==> job 5204: inputs <==
## AHB_Master_ALU_REG_pipelined
module AHB_Master_ALU_REG_pipelined (
    input wire        HCLK,        
    input wire        HRESETn,     
    output reg [31:0] HADDR,       
    output reg [2:0] HBURST,         
    output reg [2:0]  HSIZE,       
    output reg [1:0]  HTRANS,      
    output reg [31:0] HWDATA,      
    output reg        HWRITE,      
    input wire [31:0] HRDATA,      
    input wire        HREADY,      
    input wire        HRESP,
    input wire [63:0] cpu_inst
);
Settings: LEC_CHECK=0, ABC_AREA=1, CAP_MARGIN=40, CORE_ASPECT_RATIO=0.5, CORE_MARGIN=2, CORE_UTILIZATION=72, CTS_CLUSTER_DIAMETER=399, CTS_CLUSTER_SIZE=99, HOLD_SLACK_MARGIN=0.27, PLACE_DENSITY=0.37, SETUP_SLACK_MARGIN=0.46, SLEW_MARGIN=20; clock period 1.57 ns.
run.sh (not shown) runs the stock make flow with config.mk's settings and CLKGATE_MAP_FILE=.
==> inputs of job 2916, as changes to job 5204 <==
==> flow/config.mk (replaced) <==
export PLATFORM = sky130hd
export DESIGN_NAME = AHB_Master_ALU_REG_pipelined
export DESIGN_NICKNAME = AHB_Master_ALU_REG_pipelined
export VERILOG_FILES = /design/flow/design.v
export SDC_FILE = /design/flow/constraint.sdc
export NUM_CORES = 4
export LEC_CHECK = 0
export CAP_MARGIN = 20
export CORE_MARGIN = 2
export CORE_UTILIZATION = 40
export PLACE_DENSITY = 0.6
export SLEW_MARGIN = 20
==> flow/constraint.sdc (replaced) <==
create_clock -name core_clock -period 5.77 [get_ports {HCLK}]
set_input_delay 1.1540 -clock core_clock [delete_from_list [all_inputs] [get_ports {HCLK}]]
set_output_delay 1.1540 -clock core_clock [all_outputs]
set_load 0.01 [all_outputs]
==> inputs of job 2275, as changes to job 5204 <==
==> flow/config.mk (replaced) <==
export PLATFORM = sky130hd
export DESIGN_NAME = AHB_Master_ALU_REG_pipelined
export DESIGN_NICKNAME = AHB_Master_ALU_REG_pipelined
export VERILOG_FILES = /design/flow/design.v
export SDC_FILE = /design/flow/constraint.sdc
export NUM_CORES = 4
export LEC_CHECK = 0
export CAP_MARGIN = 20
export CORE_MARGIN = 2
export CORE_UTILIZATION = 68
export CTS_CLUSTER_SIZE = 44
export GPL_ROUTABILITY_DRIVEN = 1
export HOLD_SLACK_MARGIN = -0.08
export PLACE_DENSITY = 0.62
export SLEW_MARGIN = 10
==> flow/constraint.sdc (replaced) <==
create_clock -name core_clock -period 4.85 [get_ports {HCLK}]
set_input_delay 0.9700 -clock core_clock [delete_from_list [all_inputs] [get_ports {HCLK}]]
set_output_delay 0.9700 -clock core_clock [all_outputs]
set_load 0.01 [all_outputs]
==> results <==
Worst reg2reg endpoint: job 5204 -; job 2275 WriteData[24]; job 2916 HWDATA_t[31]
Result of the run: job 5204 stopped before the end; job 2275 finished with violations; job 2916 finished clean
Last stage reached: job 5204 clock tree synthesis; job 2275 -; job 2916 -
Layout check failures: job 5204 -; job 2275 setup timing; job 2916 -
Worst slew margin: job 5204 -; job 2275 0.4278; job 2916 0.3830
WP data arrival: job 5204 -; job 2275 5.51 ns; job 2916 6.01 ns
Placer's final routability congestion estimate: job 5204 1.192; job 2275 0.9852; job 2916 0.9375
Total cell area reported by yosys after synthesis: job 5204 28230 um2; job 2275 28600 um2; job 2916 28600 um2
Final wirelength: job 5204 -; job 2275 93700 um; job 2916 94260 um
Maximum clock path buffer count: job 5204 -; job 2275 3; job 2916 3
Vias in the first global route: job 5204 -; job 2275 26140; job 2916 24360
Detail Placement HPWL: job 5204 101600 um; job 2275 61560 um; job 2916 63090 um
Minimum setup slack among reg-to-reg paths: job 5204 -; job 2275 -0.17 ns; job 2916 0.31 ns
Share of cell area taken by flip-flops and latches: job 5204 -; job 2275 0.3323; job 2916 0.3446
Non-clock inverter instance count of the final layout: job 5204 -; job 2275 131; job 2916 131
Init Core Util: job 5204 0.7277; job 2275 0.6849; job 2916 0.4021
Synth top area share: job 5204 0.4104; job 2275 0.4051; job 2916 0.4051
Capture point of the critical path: job 5204 -; job 2275 WriteData[24]; job 2916 HWDATA_t[31]
Number of hold violations in the final report: job 5204 -; job 2275 0; job 2916 0
Largest net degree at the start of global routing: job 5204 -; job 2275 140; job 2916 129
Number of detailed-routing iterations run before antenna repair: job 5204 -; job 2275 13; job 2916 9
Area share of xor/xnor cells in the synthesized design: job 5204 0.01924; job 2275 0.02236; job 2916 0.02236
Cell at the root of the clock tree: job 5204 -; job 2275 sky130_fd_sc_hd__clkbuf_16; job 2916 sky130_fd_sc_hd__clkbuf_16

---

==> ember <==
==> flow/design.v <==
module AHB_Master_ALU_REG_pipelined (
    input wire        HCLK,        
    input wire        HRESETn,     
    output reg [31:0] HADDR,       
    output reg [2:0] HBURST,         
    output reg [2:0]  HSIZE,       
    output reg [1:0]  HTRANS,      
    output reg [31:0] HWDATA,      
    output reg        HWRITE,      
    input wire [31:0] HRDATA,      
    input wire        HREADY,      
    input wire        HRESP,
    input wire [63:0] cpu_inst
);
    wire [31:0] ReadData1, ReadData2;
    wire [31:0] ALUResult;
    reg RegWrite;
    reg [31:0] WriteData;
    reg type_data ;
    reg ALU_REG;
    reg write_read;
    reg [7:0] burst_length;
    reg [2:0] ReadReg1_ADDR;  
    reg [2:0] ReadReg2_ADDR;   
    reg [2:0] WriteReg_ADDR;   
    reg [2:0] AlU_OP;
    reg [2:0] WriteReg_ADDR2;
    reg [31:0] HWDATA_t;
    reg [31:0] HADDR_delay;
ALU alu(
    .A(ReadData1),
    .B(ReadData2),
    .AlU_OP(AlU_OP),
    .Result(ALUResult)
);
RegisterFile rf(
    .clk(HCLK),
    .rst_n(HRESETn),
    .ReadReg1_ADDR(ReadReg1_ADDR),
    .ReadReg2_ADDR(ReadReg2_ADDR),
    .WriteReg_ADDR(WriteReg_ADDR2),
    .WriteData(WriteData),
    .RegWrite(RegWrite),
    .ReadData1(ReadData1),
    .ReadData2(ReadData2)
);
localparam      IDLE         = 2'b00,
                BUSY     = 2'b01,
                NONSEQ   = 2'b10,
                SEQ      = 2'b11;
reg [9:0] burst_counter;
reg work;
always @(posedge HCLK or negedge HRESETn) begin
    if (!HRESETn)
        HADDR_delay <= 32'b0;
    else
        HADDR_delay <= cpu_inst [63:32];
end
always @(posedge HCLK or negedge HRESETn) begin
    if (!HRESETn)
    begin   
        HTRANS <= IDLE;   
        HADDR <= 32'b0;
        HBURST <= 3'b0;
        HSIZE <= 3'b0;
        HWDATA <= 32'b0;
        HWRITE <= 1'b0;
        RegWrite <= 1'b0;
        WriteData <= 32'b0;
        type_data <= 1'b0;
        ALU_REG <= 1'b0;
        write_read <= 1'b0;
        burst_length <= 8'b0;
        ReadReg1_ADDR <= 3'b0;
        ReadReg2_ADDR <= 3'b0;
        WriteReg_ADDR <= 3'b0;
        AlU_OP <= 3'b0;
        WriteReg_ADDR2 <= 3'b0;
        HWDATA_t <= 32'b0;
        burst_counter <= 10'b0;
        work <= 1'b0;
    end
    else
begin
        RegWrite <= 0;
        case (HTRANS)
            IDLE:begin
                if (type_data == 1)
                begin
                    if(ALU_REG)
                        begin
                            if(write_read)
                            begin
                                WriteData   <= ALUResult;
                                RegWrite    <= 1;
                            end                           
                             else
                            begin
                                HWDATA_t      <= ALUResult;
                                RegWrite    <= 0;
                            end                        end
                        else
                        begin
                            if (HWRITE)
                            begin
                                WriteData   <= HRDATA;
                                RegWrite    <= 1;
                            end
                            else
                            begin
                                HWDATA_t      <= ReadData1;
                                RegWrite    <= 0;
                            end
                        end
                        type_data <= 1;
                end
                type_data <= 1;
                HADDR <= HADDR_delay;
                HSIZE <= cpu_inst[6:4];  
                HWRITE <= cpu_inst[0];   
                HBURST <= cpu_inst[3:1];
                work <= cpu_inst[7];
                write_read <= cpu_inst [31];
                ALU_REG <= cpu_inst [18];
                burst_length <= cpu_inst[15:8];
                ReadReg1_ADDR <= cpu_inst[21:19]; 
                ReadReg2_ADDR <=  cpu_inst[24:22]; 
                WriteReg_ADDR <=  cpu_inst[27:25]; 
                WriteReg_ADDR2 <= WriteReg_ADDR;
                HWDATA <= HWDATA_t;
                AlU_OP <= cpu_inst [30:28];
                if (HREADY && work) begin
                    HTRANS <= NONSEQ;
                    burst_counter <= 0;        
                end
            end 
            BUSY:begin
                work <= cpu_inst[7];
                if (work) begin
                    HTRANS <= IDLE; 
                end
            end
            NONSEQ:begin
                type_data <= 1;
                HADDR <= HADDR_delay;
                HSIZE <= cpu_inst[6:4];  
                HWRITE <= cpu_inst[0];   
                HBURST <= cpu_inst[3:1];
                work <= cpu_inst[7];
                write_read <= cpu_inst [31];
                ALU_REG <= cpu_inst [18];
                burst_length <= cpu_inst[15:8];
                ReadReg1_ADDR <= cpu_inst[21:19]; 
                ReadReg2_ADDR <=  cpu_inst[24:22]; 
                WriteReg_ADDR <=  cpu_inst[27:25]; 
                WriteReg_ADDR2 <= WriteReg_ADDR;
                HWDATA <= HWDATA_t;
                AlU_OP <= cpu_inst [30:28];
                if(ALU_REG)
                        begin
                            if(write_read)
                            begin
                                WriteData   <= ALUResult;
                                RegWrite    <= 1;
                            end
                            else
                            begin
                                HWDATA_t      <= ALUResult;
                                RegWrite    <= 0;
                            end
                        end
                        else
                        begin
                            if (HWRITE)
                            begin
                                WriteData   <= HRDATA;
                                RegWrite    <= 1;
                            end
                            else
                            begin
                                HWDATA_t      <= ReadData1;
                                RegWrite    <= 0;
                            end
                        end
                if (HREADY) begin
                    if (!work)
                    HTRANS <= BUSY;
                    else if (HBURST) begin
                        type_data <= 1;
                        burst_counter <= burst_counter + 1;
                        HTRANS <= SEQ;
                    end else begin
                        type_data <= 1;
                        HTRANS <= IDLE;
                    end
                end
            end  
            SEQ:begin
                HWDATA <= HWDATA_t;
                ReadReg1_ADDR <= ReadReg1_ADDR +1;
                WriteReg_ADDR <=  WriteReg_ADDR;
                WriteReg_ADDR2 <= WriteReg_ADDR;
                RegWrite    <= 0;
                if (HREADY) begin
                    if(ALU_REG)
                        begin
                            if(write_read)
                            begin
                                WriteData   <= ALUResult;
                                RegWrite    <= 1;
                            end
                            else
                            begin
                                HWDATA_t      <= ALUResult;
                                RegWrite    <= 0;
                            end                        end
                        else
                        begin
                            if (HWRITE)
                            begin
                                WriteData   <= HRDATA;
                                RegWrite    <= 1;
                            end
                            else
                            begin
                                HWDATA_t      <= ReadData1;
                                RegWrite    <= 0;
                            end
                        end
                    HADDR <= HADDR + (4 << HSIZE); 
                        burst_counter <= burst_counter + 1;
                    if (!work)
                    HTRANS <= BUSY;
                    else if(HBURST == 3'b001 && burst_counter * HSIZE < 8'b11111111 && burst_counter < burst_length-1)
                    HTRANS <= SEQ;
                        else begin
                        HTRANS <= IDLE;
                    end
                end  
            end
            default:HTRANS <= IDLE;
        endcase
    end
end
endmodule
module ALU(
    input [31:0] A,    
    input [31:0] B,       
    input [2:0] AlU_OP,   
    output reg [31:0] Result 
);
    always @(*) begin
        case (AlU_OP)
            3'b000: Result = A + B;     
            3'b001: Result = A - B;     
            3'b010: Result = A & B;     
            3'b011: Result = A | B;     
            3'b100: Result = A ^ B;     
            3'b101: Result = ~A;        
            3'b110: Result = A << 1;    
            3'b111: Result = A >> 1;    
            default: Result = 8'b0;
        endcase
    end
endmodule
module RegisterFile(
    input clk,
    input rst_n,
    input [2:0] ReadReg1_ADDR,
    input [2:0] ReadReg2_ADDR,
    input [2:0] WriteReg_ADDR,
    input [31:0] WriteData,
    input RegWrite,
    output [31:0] ReadData1,
    output [31:0] ReadData2
);
    reg [31:0] registers [7:0]; 
    assign ReadData1 = registers[ReadReg1_ADDR];
    assign ReadData2 = registers[ReadReg2_ADDR];
    integer i;
    always @(posedge clk or negedge rst_n) begin
        if (!rst_n) begin
            for (i = 0; i < 8; i = i + 1)
                registers[i] <= 32'b0;
        end
        else if (RegWrite) begin
            registers[WriteReg_ADDR] <= WriteData;
        end
    end
endmodule
==> flow/run.sh <==
#!/bin/bash
# the make line also repeats each setting of config.mk as NAME=value (left out here)
make -C /OpenROAD-flow-scripts/flow DESIGN_CONFIG=/design/flow/config.mk WORK_HOME=/design/flow/orfs CLKGATE_MAP_FILE= finish
==> flow/config.mk <==
export PLATFORM = sky130hd
export DESIGN_NAME = AHB_Master_ALU_REG_pipelined
export DESIGN_NICKNAME = AHB_Master_ALU_REG_pipelined
export VERILOG_FILES = /design/flow/design.v
export SDC_FILE = /design/flow/constraint.sdc
export NUM_CORES = 4
export LEC_CHECK = 0
export ABC_AREA = 1
export CAP_MARGIN = 20
export CELL_PAD_IN_SITES_DETAIL_PLACEMENT = 2
export CORE_MARGIN = 2
export CORE_UTILIZATION = 65
export CTS_CLUSTER_DIAMETER = 277
export CTS_CLUSTER_SIZE = 55
export GPL_ROUTABILITY_DRIVEN = 1
export GPL_TIMING_DRIVEN = 0
export HOLD_SLACK_MARGIN = 0.07
export PLACE_DENSITY_LB_ADDON = 0.19
export SLEW_MARGIN = 10
export TNS_END_PERCENT = 95
==> flow/constraint.sdc <==
create_clock -name core_clock -period 8.57 [get_ports {HCLK}]
set_input_delay 1.7140 -clock core_clock [delete_from_list [all_inputs] [get_ports {HCLK}]]
set_output_delay 1.7140 -clock core_clock [all_outputs]
set_load 0.01 [all_outputs]
==> sierra (differences from ember) <==
==> flow/config.mk (replaced) <==
export PLATFORM = sky130hd
export DESIGN_NAME = AHB_Master_ALU_REG_pipelined
export DESIGN_NICKNAME = AHB_Master_ALU_REG_pipelined
export VERILOG_FILES = /design/flow/design.v
export SDC_FILE = /design/flow/constraint.sdc
export NUM_CORES = 4
export LEC_CHECK = 0
export ABC_AREA = 1
export CAP_MARGIN = 20
export CORE_ASPECT_RATIO = 0.5
export CORE_MARGIN = 2
export CORE_UTILIZATION = 72
export CTS_CLUSTER_DIAMETER = 399
export CTS_CLUSTER_SIZE = 99
export HOLD_SLACK_MARGIN = 0.27
export PLACE_DENSITY = 0.37
export SETUP_SLACK_MARGIN = 0.46
export SLEW_MARGIN = 20
==> flow/constraint.sdc (replaced) <==
create_clock -name core_clock -period 1.57 [get_ports {HCLK}]
set_input_delay 0.3140 -clock core_clock [delete_from_list [all_inputs] [get_ports {HCLK}]]
set_output_delay 0.3140 -clock core_clock [all_outputs]
set_load 0.01 [all_outputs]
==> tundra (differences from ember) <==
==> flow/config.mk (replaced) <==
export PLATFORM = sky130hd
export DESIGN_NAME = AHB_Master_ALU_REG_pipelined
export DESIGN_NICKNAME = AHB_Master_ALU_REG_pipelined
export VERILOG_FILES = /design/flow/design.v
export SDC_FILE = /design/flow/constraint.sdc
export NUM_CORES = 4
export LEC_CHECK = 0
export CAP_MARGIN = 20
export CELL_PAD_IN_SITES_DETAIL_PLACEMENT = 1
export CELL_PAD_IN_SITES_GLOBAL_PLACEMENT = 3
export CORE_MARGIN = 2
export CORE_UTILIZATION = 40
export HOLD_SLACK_MARGIN = 0.17
export MIN_ROUTING_LAYER = met2
export SLEW_MARGIN = 0
export TNS_END_PERCENT = 45
==> flow/constraint.sdc (replaced) <==
create_clock -name core_clock -period 6.0 [get_ports {HCLK}]
set_input_delay 1.2000 -clock core_clock [delete_from_list [all_inputs] [get_ports {HCLK}]]
set_output_delay 1.2000 -clock core_clock [all_outputs]
set_load 0.01 [all_outputs]
==> comparison table <==
	tundra	ember	sierra
Area of the die	73700 um2	45100 um2	40900 um2
Vertical die dimension	271 um	212 um	144 um
Sum of net half-perimeters after detailed placement	71.9 mm	-	102 mm
Synthesized area divided by synthesized cell count	9.99 um2	7.50 um2	7.50 um2
Simple share	11.2%	22.8%	22.8%
Seq share, synth	40.5%	41.0%	41.0%
Run status	finished clean	aborted with a tool error	aborted with a tool error
Failing step	-	3_5_place_dp	4_1_cts
Most numerous cell in the Yosys netlist	dfrtp_1	nand2_1	nand2_1
Synth Instances	2864	3763	3763
Count of instantiated cells in the yosys netlist	2864	3763	3763
Mapped cell area	28600 um2	28200 um2	28200 um2
Core Footprint	71100 um2	43000 um2	38800 um2
Area leader share	40.5%	41.0%	41.0%
